## cordic_rotation_top
module cordic_rotation_top#(parameter data_width=16,cordic_steps=16,angle_width=20)(
    input clk,
    input nreset,
    input enable,
    input signed [data_width-1:0] x_vec_in,
    input signed [data_width-1:0] y_vec_in,
    input [angle_width-1:0] target_angle,
    output wire signed  [data_width-1:0] x_vec_out,
    output wire signed  [data_width-1:0] y_vec_out,
    output reg done
    );
Settings: LEC_CHECK=0, ABC_AREA=1, CAP_MARGIN=5, CORE_MARGIN=2, CORE_UTILIZATION=72, CTS_CLUSTER_DIAMETER=99, CTS_CLUSTER_SIZE=21, GPL_ROUTABILITY_DRIVEN=0, GPL_TIMING_DRIVEN=1, HOLD_SLACK_MARGIN=-0.0, MAX_ROUTING_LAYER=met5, MIN_ROUTING_LAYER=met1, PLACE_DENSITY_LB_ADDON=0.11, SETUP_SLACK_MARGIN=1.22, SLEW_MARGIN=35, TNS_END_PERCENT=55; clock period 4.14 ns.
run.sh (not shown) runs the stock make flow with config.mk's settings and CLKGATE_MAP_FILE=.
The baseline died in global routing, error GRT-0232.
Change:
Settings changed: ABC_AREA 1 to unset, CAP_MARGIN 5 to 20, CTS_CLUSTER_DIAMETER 99 to 52, CTS_CLUSTER_SIZE 21 to unset, GPL_ROUTABILITY_DRIVEN 0 to unset, GPL_TIMING_DRIVEN 1 to unset, HOLD_SLACK_MARGIN -0.0 to unset, MAX_ROUTING_LAYER met5 to unset, MIN_ROUTING_LAYER met1 to unset, PLACE_DENSITY_LB_ADDON 0.11 to unset, SETUP_SLACK_MARGIN 1.22 to 1.16, SLEW_MARGIN 35 to 20, TNS_END_PERCENT 55 to unset.
Clock period 4.14 ns to 5.72 ns, I/O delays scaled along.
- The changed run finished clean
- synthesized area went down by about 3.5%
- synthesized cell count is lower by about 17%
- die size shrinks by 3.5%
Change:
Settings changed: CTS_CLUSTER_DIAMETER 52 to unset, PLACE_DENSITY set to 0.67, SETUP_SLACK_MARGIN 1.16 to -0.3.
Clock period 5.72 ns to 4.4 ns, I/O delays scaled along.
=> The changed run died in global routing, error DPL-0038; synthesized cell count stays the same; synthesized area does not change; die size stays the same.
Change:
Settings changed: CORE_UTILIZATION 72 to 54, PLACE_DENSITY 0.67 to 0.6, SETUP_SLACK_MARGIN -0.3 to unset.
Clock period 4.4 ns to 5.86 ns, I/O delays scaled along.
After rerunning: The changed run ran to the end with no violations. Synthesized cell count stays the same. Die area increases by 33%. Area after synthesis does not change.

* * *

wip/indigo:
Starting RTL as in the previous note.
==> flow/config.mk <==
export PLATFORM = sky130hd
export DESIGN_NAME = cordic_rotation_top
export DESIGN_NICKNAME = cordic_rotation_top
export VERILOG_FILES = /design/flow/design.v
export SDC_FILE = /design/flow/constraint.sdc
export NUM_CORES = 4
export LEC_CHECK = 0
export CAP_MARGIN = 30
export CELL_PAD_IN_SITES_DETAIL_PLACEMENT = 0
export CORE_MARGIN = 2
export CORE_UTILIZATION = 60
export GPL_TIMING_DRIVEN = 0
export PLACE_DENSITY = 0.6
export SLEW_MARGIN = 15
export TNS_END_PERCENT = 10
==> flow/constraint.sdc <==
create_clock -name core_clock -period 6.0 [get_ports {clk}]
set_input_delay 1.2000 -clock core_clock [delete_from_list [all_inputs] [get_ports {clk}]]
set_output_delay 1.2000 -clock core_clock [all_outputs]
set_load 0.01 [all_outputs]
In summary, wip/indigo completed successfully, with a layout that passed the timing, design-rule and antenna checks.
What wip/amber does differently from wip/indigo at the input level:
- TNS_END_PERCENT: 10 -> unset
- PLACE_DENSITY: 0.6 -> 0.63
- CAP_MARGIN: 30 -> 20
- CELL_PAD_IN_SITES_DETAIL_PLACEMENT: 0 -> unset
- GPL_TIMING_DRIVEN: 0 -> unset
- CORE_UTILIZATION: 60 -> 72
- SLEW_MARGIN: 15 -> 20
- the clock period (ns, I/O delays scaled along): 6.0 -> 4.42
==> comparison <==
Across wip/indigo and wip/amber, a clean result was obtained everywhere but in wip/amber.
wip/amber never completed; the flow aborted with a tool error in global routing.
Delta (wip/amber minus wip/indigo): post-detailed-placement half-perimeter wirelength has increased; pre-CTS setup slack now larger.
wip/amber and wip/indigo ended up with nearly the same portion of the post-synthesis area used by sequential elements.
TritonCTS sink count came out exactly the same in wip/amber and wip/indigo.
Diff wip/indigo -> wip/amber: final weighted congestion in routability-driven placement picked up an extra about 3%, die size now sits lower, total cell area at the placement stage saw an increase.
Changes in wip/maple relative to wip/amber:
- CORE_UTILIZATION changed from 72 to 40
- PLACE_DENSITY changed from 0.63 to 0.6
- the clock period (ns, I/O delays scaled along) changed from 4.42 to 5.86
==> comparison <==
wip/maple: full flow OK, the timing, design-rule and antenna checks passed. Re instance count of the mapped netlist: no difference whatsoever between wip/amber and wip/maple. Against wip/amber as the reference, wip/maple delivers a higher number of buffers created by CTS. Comparing wip/amber against wip/maple, there is no change at all in post-synth area from yosys stat. For the instance count after placement with tap cells included, wip/maple came in about 0.33% higher than wip/amber did. Count of instances resized after the clock tree is built was higher in the run labelled wip/amber. Per the comparison of wip/maple with wip/amber, die size moved up, half-perimeter wire length of the detailed placement result now sits lower.

* * *

cordic_rotation_top again, from the RTL that the note above started with.
Settings: LEC_CHECK=0, ABC_AREA=1, CAP_MARGIN=25, CORE_MARGIN=2, CORE_UTILIZATION=72, CTS_CLUSTER_DIAMETER=99, CTS_CLUSTER_SIZE=21, GPL_ROUTABILITY_DRIVEN=0, GPL_TIMING_DRIVEN=1, HOLD_SLACK_MARGIN=-0.0, MAX_ROUTING_LAYER=met5, MIN_ROUTING_LAYER=met1, PLACE_DENSITY_LB_ADDON=0.11, SLEW_MARGIN=35, TNS_END_PERCENT=55; clock period 4.81 ns.
Then changed:
==> flow/config.mk (replaced) <==
export PLATFORM = sky130hd
export DESIGN_NAME = cordic_rotation_top
export DESIGN_NICKNAME = cordic_rotation_top
export VERILOG_FILES = /design/flow/design.v
export SDC_FILE = /design/flow/constraint.sdc
export NUM_CORES = 4
export LEC_CHECK = 0
export CAP_MARGIN = 20
export CORE_MARGIN = 2
export CORE_UTILIZATION = 72
export PLACE_DENSITY_LB_ADDON = 0.21
export SETUP_SLACK_MARGIN = 1.5
export SLEW_MARGIN = 20
==> flow/constraint.sdc (replaced) <==
create_clock -name core_clock -period 5.07 [get_ports {clk}]
set_input_delay 1.0140 -clock core_clock [delete_from_list [all_inputs] [get_ports {clk}]]
set_output_delay 1.0140 -clock core_clock [all_outputs]
set_load 0.01 [all_outputs]
With this change the flow reached the layout checks and failed them: max-capacitance violations, max-slew violations, negative setup slack.
Synthesized area shrinks by a few percent.
Critical path depth grows by 4.
Via count shrinks slightly.
Die area shrinks by a few percent.
Setup slack loses 1.9 ns.
Non-clock buffer count grows by 498.
Wire length grows by about a fifth.
Core utilization grows by 11 points.
Combinational power grows by a quarter to a third.
Clock power grows by well over a third.
Then changed:
--- a/flow/config.mk
+++ b/flow/config.mk
@@ -11,2 +11,2 @@
-export PLACE_DENSITY_LB_ADDON = 0.21
-export SETUP_SLACK_MARGIN = 1.5
+export PLACE_DENSITY = 0.67
+export SETUP_SLACK_MARGIN = -0.3
==> flow/constraint.sdc (replaced) <==
create_clock -name core_clock -period 4.39 [get_ports {clk}]
set_input_delay 0.8780 -clock core_clock [delete_from_list [all_inputs] [get_ports {clk}]]
set_output_delay 0.8780 -clock core_clock [all_outputs]
set_load 0.01 [all_outputs]
Effect:
- Now the flow never finished: it broke off in global routing (5_1_grt)
- die size is unchanged
- synthesized area is unchanged
- synthesized cell count stays the same

* * *

Starting RTL as in the previous note.
==> flow/config.mk <==
export PLATFORM = sky130hd
export DESIGN_NAME = cordic_rotation_top
export DESIGN_NICKNAME = cordic_rotation_top
export VERILOG_FILES = /design/flow/design.v
export SDC_FILE = /design/flow/constraint.sdc
export NUM_CORES = 4
export LEC_CHECK = 0
export ABC_AREA = 1
export CAP_MARGIN = 20
export CORE_MARGIN = 2
export CORE_UTILIZATION = 72
export CTS_CLUSTER_DIAMETER = 204
export CTS_CLUSTER_SIZE = 36
export PLACE_DENSITY = 0.82
export SETUP_SLACK_MARGIN = -0.16
export SLEW_MARGIN = 20
==> flow/constraint.sdc <==
create_clock -name core_clock -period 2.98 [get_ports {clk}]
set_input_delay 0.5960 -clock core_clock [delete_from_list [all_inputs] [get_ports {clk}]]
set_output_delay 0.5960 -clock core_clock [all_outputs]
set_load 0.01 [all_outputs]
The starting point stopped in clock tree synthesis (4_1_cts) (DPL-0033).
Change:
--- a/flow/config.mk
+++ b/flow/config.mk
@@ -9,8 +9,8 @@
 export CAP_MARGIN = 20
 export CORE_MARGIN = 2
-export CORE_UTILIZATION = 72
+export CORE_UTILIZATION = 70
 export CTS_CLUSTER_DIAMETER = 204
 export CTS_CLUSTER_SIZE = 36
 export PLACE_DENSITY = 0.82
-export SETUP_SLACK_MARGIN = -0.16
+export SETUP_SLACK_MARGIN = 0.57
 export SLEW_MARGIN = 20
Outcome: The changed run aborted during global routing (5_1_grt), error GRT-0116. Synthesized cell count stays the same. Die area is higher by 2.8%. Area after synthesis is unchanged.

* * *

Starting RTL as in the previous note.
Settings: LEC_CHECK=0, CAP_MARGIN=20, CORE_ASPECT_RATIO=0.68, CORE_MARGIN=2, CORE_UTILIZATION=40, GPL_TIMING_DRIVEN=0, MAX_ROUTING_LAYER=met4, SLEW_MARGIN=20; clock period 6.0 ns.
The first run produced a clean layout.
Then changed:
- CAP_MARGIN: 20 -> 30
- CELL_PAD_IN_SITES_GLOBAL_PLACEMENT: default -> 2
- CORE_MARGIN: 2 -> 8
- CORE_UTILIZATION: 40 -> 23
- CTS_CLUSTER_SIZE: default -> 100
- GPL_ROUTABILITY_DRIVEN: default -> 0
- MAX_ROUTING_LAYER: met4 -> met5
- MIN_ROUTING_LAYER: default -> met2
- PLACE_DENSITY_LB_ADDON: default -> 0.27
- SETUP_SLACK_MARGIN: default -> 0.7
After rerunning:
- global-route usage rises by 0.14 points
- clock skew rises by 0.017 ns
- clock-buffer cell count rises by 63
- worst setup slack gets better by 0.25 ns
- die area rises by 81%
Then changed:
- CAP_MARGIN: 30 -> 20
- CELL_PAD_IN_SITES_GLOBAL_PLACEMENT: 2 -> default
- CORE_ASPECT_RATIO: 0.68 -> default
- CORE_MARGIN: 8 -> 2
- CORE_UTILIZATION: 23 -> 72
- CTS_CLUSTER_SIZE: 100 -> default
- GPL_ROUTABILITY_DRIVEN: 0 -> default
- GPL_TIMING_DRIVEN: 0 -> default
- MAX_ROUTING_LAYER: met5 -> default
- MIN_ROUTING_LAYER: met2 -> default
- PLACE_DENSITY: default -> 0.67
- PLACE_DENSITY_LB_ADDON: 0.27 -> default
- SETUP_SLACK_MARGIN: 0.7 -> default
- clock period: 6.0 -> 5.2 ns (I/O delays scaled with it)
Effect: The changed run completed and failed the layout checks on negative setup slack. Clock skew went down by 0.024 ns. Register-to-register slack got worse by 0.46 ns. Worst setup slack got worse by 0.46 ns. Flip-flop count does not change. Synthesized area does not change. Combinational power barely changes. Routed wire length went down by 30%. Final cell count went down by 24%. Global-route usage went up by 11 points.
Then changed:
- CTS_CLUSTER_DIAMETER: default -> 52
- PLACE_DENSITY: 0.67 -> default
- PLACE_DENSITY_LB_ADDON: default -> 0.19
- SETUP_SLACK_MARGIN: default -> 1.16
- clock period: 5.2 -> 3.91 ns (I/O delays scaled with it)
Now the flow died in 4_1_cts.
Die area is unchanged.
Area after synthesis stays the same.
Synthesized cell count stays the same.

* * *

Starting RTL as in the previous note.
Settings: LEC_CHECK=0, CAP_MARGIN=20, CORE_MARGIN=2, CORE_UTILIZATION=71, CTS_CLUSTER_SIZE=25, PLACE_DENSITY=0.64, SETUP_SLACK_MARGIN=-0.32, SLEW_MARGIN=20; clock period 4.5 ns.
The first run finished but fails on negative setup slack.
Change:
CORE_UTILIZATION = 72   (was 71)
CTS_CLUSTER_DIAMETER = 374   (was unset)
CTS_CLUSTER_SIZE = unset   (was 25)
PLACE_DENSITY = 0.6   (was 0.64)
SETUP_SLACK_MARGIN = unset   (was -0.32)
TNS_END_PERCENT = 5   (was unset)
clock period = 5.07 ns   (was 4.5 ns; I/O delays follow)
The changed run completed and failed the layout checks on negative setup slack.
Setup slack gets better by 0.98 ns.
Final cell count is lower by 7.2%.
Sequential share of layout area is higher by 2.3 points.
Wire length is lower by 21%.
Clock power is lower by about 8%.
Change:
CORE_UTILIZATION = 40   (was 72)
CTS_CLUSTER_DIAMETER = unset   (was 374)
SETUP_SLACK_MARGIN = 1.31   (was unset)
TNS_END_PERCENT = unset   (was 5)
clock period = 5.86 ns   (was 5.07 ns; I/O delays follow)
With this change the flow ran to the end with no violations.
Final area is higher by roughly a tenth.
Count of clock-buffer cells in the layout rose by 5.
Maximum frequency rose by a little under a tenth.
Die area came out higher by well over a third.
Change:
CORE_UTILIZATION = 70   (was 40)
SETUP_SLACK_MARGIN = unset   (was 1.31)
clock period = 5.07 ns   (was 5.86 ns; I/O delays follow)
Outcome: Now the flow produced a layout that fails on negative setup slack. Cell count drops by about 11%. First-iteration DRC count climbs by 34%. Setup slack loses 0.97 ns. Routed wire length drops by about 0.4%. Total power climbs by 13%. Via count climbs by 2.3%. Non-clock buffer count drops by 202.

* * *

Starting RTL as in the previous note.
make LEC_CHECK=0 ABC_AREA=1 CAP_MARGIN=20 CORE_ASPECT_RATIO=0.5 CORE_MARGIN=2 CORE_UTILIZATION=72 CTS_CLUSTER_DIAMETER=267 CTS_CLUSTER_SIZE=100 PLACE_DENSITY=0.41 SLEW_MARGIN=20 TNS_END_PERCENT=5 finish   # period 3.26 ns
The first run stopped in 5_1_grt with GRT-0232.
Next try:
Settings changed: ABC_AREA 1 to default, CORE_ASPECT_RATIO 0.5 to default, CORE_UTILIZATION 72 to 71, CTS_CLUSTER_DIAMETER 267 to default, PLACE_DENSITY 0.41 to 0.64, SETUP_SLACK_MARGIN from default to 1.55, TNS_END_PERCENT 5 to default.
Clock period 3.26 ns to 5.37 ns, I/O delays scaled along.
=> This time the run completed with no timing, DRC or antenna violations; synthesized area came out lower by 3.5%; die size shrinks by 2.3%; synthesized cell count went down by 17%.
Next try:
Settings changed: CORE_UTILIZATION 71 to 72, CTS_CLUSTER_DIAMETER from default to 98, CTS_CLUSTER_SIZE 100 to 25, SETUP_SLACK_MARGIN 1.55 to default.
Clock period 5.37 ns to 4.5 ns, I/O delays scaled along.
With this change the flow failed in 5_1_grt (GRT-0232).
Area after synthesis does not change.
Die size falls by 1.4%.
Synthesized cell count stays the same.
Next try:
Settings changed: CTS_CLUSTER_DIAMETER 98 to 376, CTS_CLUSTER_SIZE 25 to default, PLACE_DENSITY 0.64 to 0.6, TNS_END_PERCENT from default to 5.
Clock period 4.5 ns to 5.07 ns, I/O delays scaled along.
The new run produced a layout that fails on negative setup slack.
Area after synthesis is unchanged.
Synthesized cell count does not change.
Die size does not change.

* * *

cordic_rotation_top again, from the RTL that the note above started with.
Design cordic_rotation_top, start of the top module:
module cordic_rotation_top#(parameter data_width=16,cordic_steps=16,angle_width=20)(
    input clk,
    input nreset,
    input enable,
    input signed [data_width-1:0] x_vec_in,
    input signed [data_width-1:0] y_vec_in,
    input [angle_width-1:0] target_angle,
    output wire signed  [data_width-1:0] x_vec_out,
    output wire signed  [data_width-1:0] y_vec_out,
    output reg done
    );
clock: 6.0 ns
lec_check: 0
abc_area: 1
cap_margin: 30
cell_pad_in_sites_detail_placement: 0
cell_pad_in_sites_global_placement: 2
core_margin: 2
core_utilization: 22
cts_cluster_diameter: 391
gpl_routability_driven: 0
gpl_timing_driven: 0
place_density: 0.6
slew_margin: 15
tns_end_percent: 10
The first run produced a clean layout.
Rerun with:
==> flow/config.mk (replaced) <==
export PLATFORM = sky130hd
export DESIGN_NAME = cordic_rotation_top
export DESIGN_NICKNAME = cordic_rotation_top
export VERILOG_FILES = /design/flow/design.v
export SDC_FILE = /design/flow/constraint.sdc
export NUM_CORES = 4
export LEC_CHECK = 0
export CAP_MARGIN = 20
export CORE_MARGIN = 2
export CORE_UTILIZATION = 64
export SETUP_SLACK_MARGIN = 1.16
export SLEW_MARGIN = 20
==> flow/constraint.sdc (replaced) <==
create_clock -name core_clock -period 4.4 [get_ports {clk}]
set_input_delay 0.8800 -clock core_clock [delete_from_list [all_inputs] [get_ports {clk}]]
set_output_delay 0.8800 -clock core_clock [all_outputs]
set_load 0.01 [all_outputs]
What happened:
- This time the run produced a layout that fails on setup timing
- via count is higher by 4.9%
- clock-buffer cell count is lower by 37
- power is higher by 27%
- non-clock buffer count is higher by 1562
- routed wire length is lower by 7.0%
- sequential share of layout area is lower by 2.9 points
- hold slack gets better by 0.010 ns
- design area is higher by 12%
Rerun with:
--- a/flow/config.mk
+++ b/flow/config.mk
@@ -10,2 +10,3 @@
-export CORE_UTILIZATION = 64
-export SETUP_SLACK_MARGIN = 1.16
+export CORE_UTILIZATION = 72
+export CTS_CLUSTER_DIAMETER = 384
+export PLACE_DENSITY = 0.6
@@ -12,0 +14 @@
+export TNS_END_PERCENT = 5
==> flow/constraint.sdc (replaced) <==
create_clock -name core_clock -period 5.07 [get_ports {clk}]
set_input_delay 1.0140 -clock core_clock [delete_from_list [all_inputs] [get_ports {clk}]]
set_output_delay 1.0140 -clock core_clock [all_outputs]
set_load 0.01 [all_outputs]
Effect:
- The new run reached the layout checks and failed them: setup timing
- synthesized area is unchanged
- final cell count drops by about 11%
- via count is lower by about 8%
- power is lower by about 13%
- core utilization falls by 1.7 points
- setup slack improved by 0.40 ns
- non-clock buffer count falls by 1114
- worst hold slack gets better by 0.0065 ns
- fmax goes down by 5.0%
- final area fell by 13%
- die area went down by about 11%
No activity file was given, so power comes from the tool's default toggle rates.
